==> job 8638 <==
==> flow/design.v <==
module segdec(input logic [3:0] in, output logic [6:0] out);
	always_comb
	begin
		case (in)
			4'b0000 :
				out = 7'b0111111;  
			4'b0001 :
				out = 7'b0000110;  
			4'b0010 :
				out = 7'b1011011;  
			4'b0011 :
				out = 7'b1001111;  
			4'b0100 :
				out = 7'b1100110;  
			4'b0101 :
				out = 7'b1101101;  
			4'b0110 :
				out = 7'b1111100;  
			4'b0111 :
				out = 7'b0000111;  
			4'b1000 :
				out = 7'b1111111;  
			4'b1001 :
				out = 7'b1100111;  
			4'b1010 :
				out = 7'b1000000;
			default :
				out = 7'b0000000;
    		endcase
	end
endmodule
module bin_to_bcd(input logic [7:0] in, output logic [3:0][6:0] disp);
logic[3:0] sign_num, units, tens, hundreds;
logic[7:0] num;
logic sign;
always_comb
begin
	sign = in[$high(in)];
	if(sign)  
		num = 0 - in;
	else
		num = in;
	hundreds = num / 100;
	num = num - (hundreds)*100;  
	tens = num / 10;
	num = num - (tens)*10;  
	units = num;
end
always_comb
	if(sign)
		sign_num = 4'hA;
	else
		sign_num = 4'hF;
segdec signdec
(
	.in(sign_num),
	.out(disp[3])
);
segdec hundreddec
(
	.in(hundreds),
	.out(disp[2])
);
segdec tendec
(
	.in(tens),
	.out(disp[1])
);
segdec unitdec
(
	.in(units),
	.out(disp[0])
);
endmodule
module debounce #(parameter int COUNT=500000) (input logic clk, signal_in, output logic signal_out);
logic prev_signal;
int unsigned cnt;
always_ff @(posedge clk)
begin
	if(prev_signal != signal_in)
	begin
		cnt <= 0;  
	end
	else if(cnt >= COUNT)
	begin
		cnt <= 0;  
		signal_out <= signal_in;
	end
	else
	begin
		cnt <= cnt +1;
	end
	prev_signal <= signal_in;
end
endmodule
module read_sm(input logic clk, reset_n, handshake, run, output logic read, done);
enum {HALT, WAIT_1, WAIT_0, DONE} state;
always_ff @(posedge clk, negedge reset_n)
begin
	if(!reset_n)
	begin
		state <= HALT;
		read <= 0;
	end
	else
	begin
		read <= 0;
		unique case(state)
			HALT : if(run) state <= WAIT_1;
			WAIT_1 :
			begin
				if(handshake)
				begin
					state <= WAIT_0;
					read <= '1;  
				end
			end
			WAIT_0 : if(!handshake) state <= DONE;
			DONE : state <= HALT;
		endcase
	end
end
always_comb
	if(state == DONE)
		done = 1;
	else
		done = 0;
endmodule
module sm(input logic clk, input logic [10-1:0] SW, input logic [8-1:0] re_res, im_res, output logic [8-1:0] LED, output logic [8-1:0] re_a, im_a, re_q, im_q);
typedef enum {REAL_A, IMAG_A, REAL_Q, IMAG_Q, DISP_REAL, DISP_IMAG} stateType;
stateType state;
logic reset_n;
logic handshake;
logic [8-1:0] data_in;
always_comb
begin
	reset_n = SW[$high(SW)];
	handshake = SW[$high(SW) -1];
	data_in =  SW[$high(SW) -2 : $low(SW)];
end
logic read_run, read_trigger, read_done;
read_sm re_sm0
(
	.clk(clk),
	.reset_n(reset_n),
	.handshake(handshake),
	.run(read_run),
	.read(read_trigger),
	.done(read_done)
);
always_comb
	read_run = (state == REAL_A) || (state == IMAG_A) || (state == REAL_Q) || (state == IMAG_Q);
always_ff @(posedge clk, negedge reset_n)
begin
	if(!reset_n)
		state <= REAL_A;
	else
	begin
		unique case(state)
			REAL_A: if(read_done) state <= IMAG_A;
			IMAG_A: if(read_done) state <= REAL_Q;
			REAL_Q: if(read_done) state <= IMAG_Q;
			IMAG_Q: if(read_done) state <= DISP_REAL;
			DISP_REAL : if(handshake == 1) state <= DISP_IMAG;
			DISP_IMAG : if(handshake == 0) state <= REAL_A;
		endcase
	end
end
always_ff @(posedge clk)
begin
	if(read_trigger)
	begin
		unique case(state)
			REAL_A: re_a <= data_in;
			IMAG_A: im_a <= data_in;
			REAL_Q: re_q <= data_in;
			IMAG_Q: im_q <= data_in;
			default: ;
		endcase
	end
end
always_comb
begin
	if(state == DISP_REAL)
		LED = re_res;
	else if(state == DISP_IMAG)
		LED = im_res;
	else
		LED = '0;
end
endmodule
module mult(input logic signed [(2*8 -1)-1:0] re_x, im_x, re_y, im_y, output logic signed [2*(2*8 -1)-1:0] re_z, im_z);
logic signed [(2*8 -1)-1:0] a,b,c,d;
always_comb
begin
	a = re_x;
	b = im_x;
	c = re_y;
	d = im_y;
end
logic signed [2*(2*8 -1)-1:0] ac, bd, ad, bc;
always_comb
begin
	ac = a*c;
	bd = b*d;
	ad = a*d;
	bc = b*c;
	re_z = ac - bd;
	im_z = ad + bc;
end
endmodule
module cmplx_mult(
input logic clk,
input logic [10-1:0] switches,
output logic [8-1:0] LED,
output logic [6:0] HEX0,
output logic [6:0] HEX1,
output logic [6:0] HEX2,
output logic [6:0] HEX3,
output logic [6:0] HEX4,
output logic [6:0] HEX5,
output logic [6:0] HEX6,
output logic [6:0] HEX7);
logic [8-1:0] re_a, im_a, re_q, im_q;
logic [8-1:0] re_res, im_res;
logic [10-1:0] SW;
always_comb
	SW[$high(SW)-2:$low(SW)] = switches[$high(switches)-2:$low(switches)];
debounce #(.COUNT(1000)) db0
(
	.clk(clk),
	.signal_in(switches[$high(switches)]),
	.signal_out(SW[$high(SW)])
);
debounce #(.COUNT(1000)) db1
(
	.clk(clk),
	.signal_in(switches[$high(switches)-1]),
	.signal_out(SW[$high(SW)-1])
);
sm sm0 (.*);
logic signed [(2*8 -1)-1:0] re_x, im_x, re_y, im_y;
logic signed [2*(2*8 -1)-1:0] re_z, im_z;
localparam INPUT_SHIFT = (2*8 -1) - 8;
localparam OUTPUT_LOW = 2*INPUT_SHIFT -1;
localparam OUTPUT_HIGH = OUTPUT_LOW + 8 -1;
always_comb
begin
	re_x = $signed(re_a);
	im_x = $signed(im_a);
	re_y = $signed(re_q) << INPUT_SHIFT;
	im_y = $signed(im_q) << INPUT_SHIFT;
	re_res = re_z[OUTPUT_HIGH : OUTPUT_LOW];
	im_res = im_z[OUTPUT_HIGH : OUTPUT_LOW];
end
mult mult0
(.*);
logic [3:0][6:0] sw_hex;
always_comb
begin
	HEX0 = ~ sw_hex[0];  
	HEX1 = ~ sw_hex[1];  
	HEX2 = ~ sw_hex[2];  
	HEX3 = ~ sw_hex[3];  
end
bin_to_bcd sw_disp
(
	.in(SW[7:0]),
	.disp(sw_hex)
);
logic [3:0][6:0] led_hex;
always_comb
begin
	HEX4 = ~ led_hex[0];  
	HEX5 = ~ led_hex[1];  
	HEX6 = ~ led_hex[2];  
	HEX7 = ~ led_hex[3];  
end
bin_to_bcd led_disp
(
	.in(LED),
	.disp(led_hex)
);
endmodule
==> flow/run.sh <==
#!/bin/bash
# the make line also repeats each setting of config.mk as NAME=value (left out here)
make -C /OpenROAD-flow-scripts/flow DESIGN_CONFIG=/design/flow/config.mk WORK_HOME=/design/flow/orfs CLKGATE_MAP_FILE= finish
==> flow/config.mk <==
export PLATFORM = sky130hd
export DESIGN_NAME = cmplx_mult
export DESIGN_NICKNAME = cmplx_mult
export VERILOG_FILES = /design/flow/design.v
export SDC_FILE = /design/flow/constraint.sdc
export NUM_CORES = 4
export LEC_CHECK = 0
export ABC_AREA = 1
export CAP_MARGIN = 20
export CORE_MARGIN = 2
export CORE_UTILIZATION = 72
export CTS_CLUSTER_DIAMETER = 227
export CTS_CLUSTER_SIZE = 43
export HOLD_SLACK_MARGIN = 0.29
export PLACE_DENSITY_LB_ADDON = 0.02
export SETUP_SLACK_MARGIN = -0.65
export SLEW_MARGIN = 20
==> flow/constraint.sdc <==
create_clock -name core_clock -period 12.8 [get_ports {clk}]
set_input_delay 2.5600 -clock core_clock [delete_from_list [all_inputs] [get_ports {clk}]]
set_output_delay 2.5600 -clock core_clock [all_outputs]
set_load 0.01 [all_outputs]
==> job 8679: changes against job 8638 <==
ABC_AREA = unset   (was 1)
CTS_CLUSTER_DIAMETER = unset   (was 227)
CTS_CLUSTER_SIZE = unset   (was 43)
HOLD_SLACK_MARGIN = unset   (was 0.29)
PLACE_DENSITY = 0.66   (was unset)
PLACE_DENSITY_LB_ADDON = unset   (was 0.02)
SETUP_SLACK_MARGIN = unset   (was -0.65)
==> flow/constraint.sdc (replaced) <==
create_clock -name core_clock -period 14.4 [get_ports {clk}]
set_input_delay 2.8800 -clock core_clock [delete_from_list [all_inputs] [get_ports {clk}]]
set_output_delay 2.8800 -clock core_clock [all_outputs]
set_load 0.01 [all_outputs]
==> job 3188: changes against job 8638 <==
ABC_AREA = unset   (was 1)
CORE_UTILIZATION = 58   (was 72)
CTS_CLUSTER_DIAMETER = unset   (was 227)
CTS_CLUSTER_SIZE = unset   (was 43)
HOLD_SLACK_MARGIN = unset   (was 0.29)
PLACE_DENSITY = 0.6   (was unset)
PLACE_DENSITY_LB_ADDON = unset   (was 0.02)
SETUP_SLACK_MARGIN = unset   (was -0.65)
==> flow/constraint.sdc (replaced) <==
create_clock -name core_clock -period 11.1 [get_ports {clk}]
set_input_delay 2.2200 -clock core_clock [delete_from_list [all_inputs] [get_ports {clk}]]
set_output_delay 2.2200 -clock core_clock [all_outputs]
set_load 0.01 [all_outputs]
==> job 4814: changes against job 8638 <==
ABC_AREA = unset   (was 1)
CTS_CLUSTER_DIAMETER = unset   (was 227)
CTS_CLUSTER_SIZE = 15   (was 43)
HOLD_SLACK_MARGIN = unset   (was 0.29)
PLACE_DENSITY_LB_ADDON = 0.05   (was 0.02)
SETUP_SLACK_MARGIN = 2.36   (was -0.65)
==> flow/constraint.sdc (replaced) <==
create_clock -name core_clock -period 8.24 [get_ports {clk}]
set_input_delay 1.6480 -clock core_clock [delete_from_list [all_inputs] [get_ports {clk}]]
set_output_delay 1.6480 -clock core_clock [all_outputs]
set_load 0.01 [all_outputs]
==> results <==
quantity                                                                   job 8679                   job 4814                                 job 3188                                 job 8638
Clock buffer and inverter area fraction after layout                              -                          -                                   0.0143                                   0.0150
Via count                                                                         -                          -                                    13816                                    17412
Layout sequential cell count                                                      -                          -                                      111                                      111
Via density per instance                                                          -                          -                                     5.22                                     5.72
Insertion delay to the later sink of the worst-skew pair                          -                          -                                   360 ps                                   380 ps
Hold crit path type                                                               -                          -  flip-flop to asynchronous set/reset pin  flip-flop to asynchronous set/reset pin
Post-synthesis simple-gate area fraction                                      0.167                      0.167                                    0.167                                    0.223
FF+latch area                                                                     -                          -                                2620 um^2                                2620 um^2
Outcome                                                   aborted with a tool error  aborted with a tool error                          failed layout checks                     failed layout checks
Failing step                                                                5_1_grt                    4_1_cts                                        -                                        -
Violated checks                                                                   -                          -                     negative setup slack                     negative setup slack
Buffer count from post-CTS setup fixing                                          61                          -                                       65                                       26
Top fanout value on the critical path                                             -                          -                                        8                                        8
Floorplan-stage core utilization                                              0.735                      0.735                                    0.594                                    0.726
R2r worst-path depth                                                              -                          -                                        6                                        5
Xor/xnor share                                                               0.0677                     0.0677                                   0.0677                                   0.0337
DRC                                                                               -                          -                                        0                                        0

---

==> inputs of 05-05 <==
// cmplx_mult: RTL as listed in full above, without the edits since
clock: 20.0 ns
lec_check: 0
abc_area: 1
cap_margin: 20
cell_pad_in_sites_detail_placement: 1
cell_pad_in_sites_global_placement: 2
core_aspect_ratio: 1.86
core_margin: 2
core_utilization: 40
slew_margin: 0
run.sh (not shown) runs the stock make flow with config.mk's settings and CLKGATE_MAP_FILE=.
==> inputs of 08-04, as changes to 05-05 <==
==> flow/config.mk (replaced) <==
export PLATFORM = sky130hd
export DESIGN_NAME = cmplx_mult
export DESIGN_NICKNAME = cmplx_mult
export VERILOG_FILES = /design/flow/design.v
export SDC_FILE = /design/flow/constraint.sdc
export NUM_CORES = 4
export LEC_CHECK = 0
export CAP_MARGIN = 20
export CORE_MARGIN = 2
export CORE_UTILIZATION = 40
export PLACE_DENSITY = 0.6
export SLEW_MARGIN = 20
==> flow/constraint.sdc (replaced) <==
create_clock -name core_clock -period 18.8 [get_ports {clk}]
set_input_delay 3.7600 -clock core_clock [delete_from_list [all_inputs] [get_ports {clk}]]
set_output_delay 3.7600 -clock core_clock [all_outputs]
set_load 0.01 [all_outputs]
==> inputs of 09-19, as changes to 05-05 <==
--- a/flow/config.mk
+++ b/flow/config.mk
@@ -9,7 +9,6 @@
 export CAP_MARGIN = 20
-export CELL_PAD_IN_SITES_DETAIL_PLACEMENT = 1
-export CELL_PAD_IN_SITES_GLOBAL_PLACEMENT = 2
-export CORE_ASPECT_RATIO = 1.86
 export CORE_MARGIN = 2
-export CORE_UTILIZATION = 40
-export SLEW_MARGIN = 0
+export CORE_UTILIZATION = 72
+export CTS_CLUSTER_DIAMETER = 94
+export CTS_CLUSTER_SIZE = 42
+export SLEW_MARGIN = 20
==> flow/constraint.sdc (replaced) <==
create_clock -name core_clock -period 13.3 [get_ports {clk}]
set_input_delay 2.6600 -clock core_clock [delete_from_list [all_inputs] [get_ports {clk}]]
set_output_delay 2.6600 -clock core_clock [all_outputs]
set_load 0.01 [all_outputs]
==> results <==
Against 05-05, the setup slack of 08-04 is lower by 1.2 ns. 08-04 produced a clean layout. 05-05 completed without violations. 09-19 aborted during 5_1_grt, error GRT-0232. Register-to-register slack: 05-05 is higher than 08-04 (1.3 ns). Between 08-04 and 05-05, the lower hold slack is in 08-04 (gap 0.022 ns). Against 05-05, the critical path depth of 08-04 is lower by 35.

---

==> job 3233: inputs <==
// cmplx_mult: RTL as listed in full above, without the edits since
clock: 8.24 ns
lec_check: 0
abc_area: 1
cap_margin: 20
core_margin: 2
core_utilization: 72
cts_cluster_diameter: 359
cts_cluster_size: 15
place_density_lb_addon: 0.05
setup_slack_margin: -0.4
slew_margin: 20
==> job 6468 (differences from job 3233) <==
--- a/flow/config.mk
+++ b/flow/config.mk
@@ -9,8 +9,8 @@
 export CAP_MARGIN = 20
 export CORE_MARGIN = 2
 export CORE_UTILIZATION = 72
-export CTS_CLUSTER_DIAMETER = 359
-export CTS_CLUSTER_SIZE = 15
-export PLACE_DENSITY_LB_ADDON = 0.05
-export SETUP_SLACK_MARGIN = -0.4
+export CTS_CLUSTER_DIAMETER = 227
+export CTS_CLUSTER_SIZE = 43
+export PLACE_DENSITY_LB_ADDON = 0.01
+export SETUP_SLACK_MARGIN = 0.7
 export SLEW_MARGIN = 20
==> flow/constraint.sdc (replaced) <==
create_clock -name core_clock -period 12.8 [get_ports {clk}]
set_input_delay 2.5600 -clock core_clock [delete_from_list [all_inputs] [get_ports {clk}]]
set_output_delay 2.5600 -clock core_clock [all_outputs]
set_load 0.01 [all_outputs]
==> job 4851 (differences from job 3233) <==
--- a/flow/config.mk
+++ b/flow/config.mk
@@ -9,8 +9,8 @@
 export CAP_MARGIN = 20
 export CORE_MARGIN = 2
 export CORE_UTILIZATION = 72
-export CTS_CLUSTER_DIAMETER = 359
-export CTS_CLUSTER_SIZE = 15
-export PLACE_DENSITY_LB_ADDON = 0.05
-export SETUP_SLACK_MARGIN = -0.4
+export CTS_CLUSTER_DIAMETER = 106
+export GPL_TIMING_DRIVEN = 1
+export MAX_ROUTING_LAYER = met4
+export SETUP_SLACK_MARGIN = -0.8
 export SLEW_MARGIN = 20
==> flow/constraint.sdc (replaced) <==
create_clock -name core_clock -period 12.7 [get_ports {clk}]
set_input_delay 2.5400 -clock core_clock [delete_from_list [all_inputs] [get_ports {clk}]]
set_output_delay 2.5400 -clock core_clock [all_outputs]
set_load 0.01 [all_outputs]
==> comparison <==
Job 6468 never finished: it broke off in 5_1_grt on GRT-0232. Job 3233 stopped in 4_1_cts with DPL-0033. Job 4851 reached the layout checks and failed them: setup timing.
Synthesized area is the same in job 4851 and job 6468.
Synthesized cell count is the same in job 3233 and job 4851.
Die size is the same in job 4851 and job 6468.
==> figures <==
| metric | job 4851 | job 6468 | job 3233 |
|---|---|---|---|
| Clock root buffer | clkbuf_16 | clkbuf_16 | - |
| Post-synthesis xor/xnor area fraction | 0.0337 | 0.0337 | 0.0337 |
| Inst Count DP | 2997 | 2962 | 3048 |
| Number of buffers created by CTS | 9 | 9 | - |
| Number of buffers inserted by hold repair at cts | 0 | 0 | - |
| Clock Path Buffers | 2 | 2 | - |
| GP Congestion | 1.01 | 0.977 | 0.988 |
| Number of instances in the synthesized netlist | 2325 | 2325 | 2325 |
| Post-CTS Setup Repair Bufs | 36 | 64 | - |
| Result of the run | finished with violations | did not finish | did not finish |
| Last stage reached | - | 5_1_grt | 4_1_cts |
| Layout check failures | setup timing | - | - |
| Complex-gate fraction of the synthesized area | 0.0526 | 0.0526 | 0.0526 |
| Worst setup slack before clock tree synthesis | -1.42 ns | -0.859 ns | -4.62 ns |
| Most common reg cell | dfxtp_1 | dfxtp_1 | dfxtp_1 |
| Fp_density | 0.726 | 0.726 | 0.726 |
| Number of clock sinks | 111 | 111 | - |
| Die Outline Area | 24700 sq um | 24700 sq um | 24700 sq um |
| HPWL Detailed | 37800 um | 38300 um | 41700 um |
| Quantity of I/O buffers inserted on ports | 60 | 60 | 60 |
| PostCTS Resize Cnt | 72 | 185 | - |
| Number of H-tree levels | 3 | 3 | - |
| Instance area at placement | 20000 sq um | 20000 sq um | 20800 sq um |
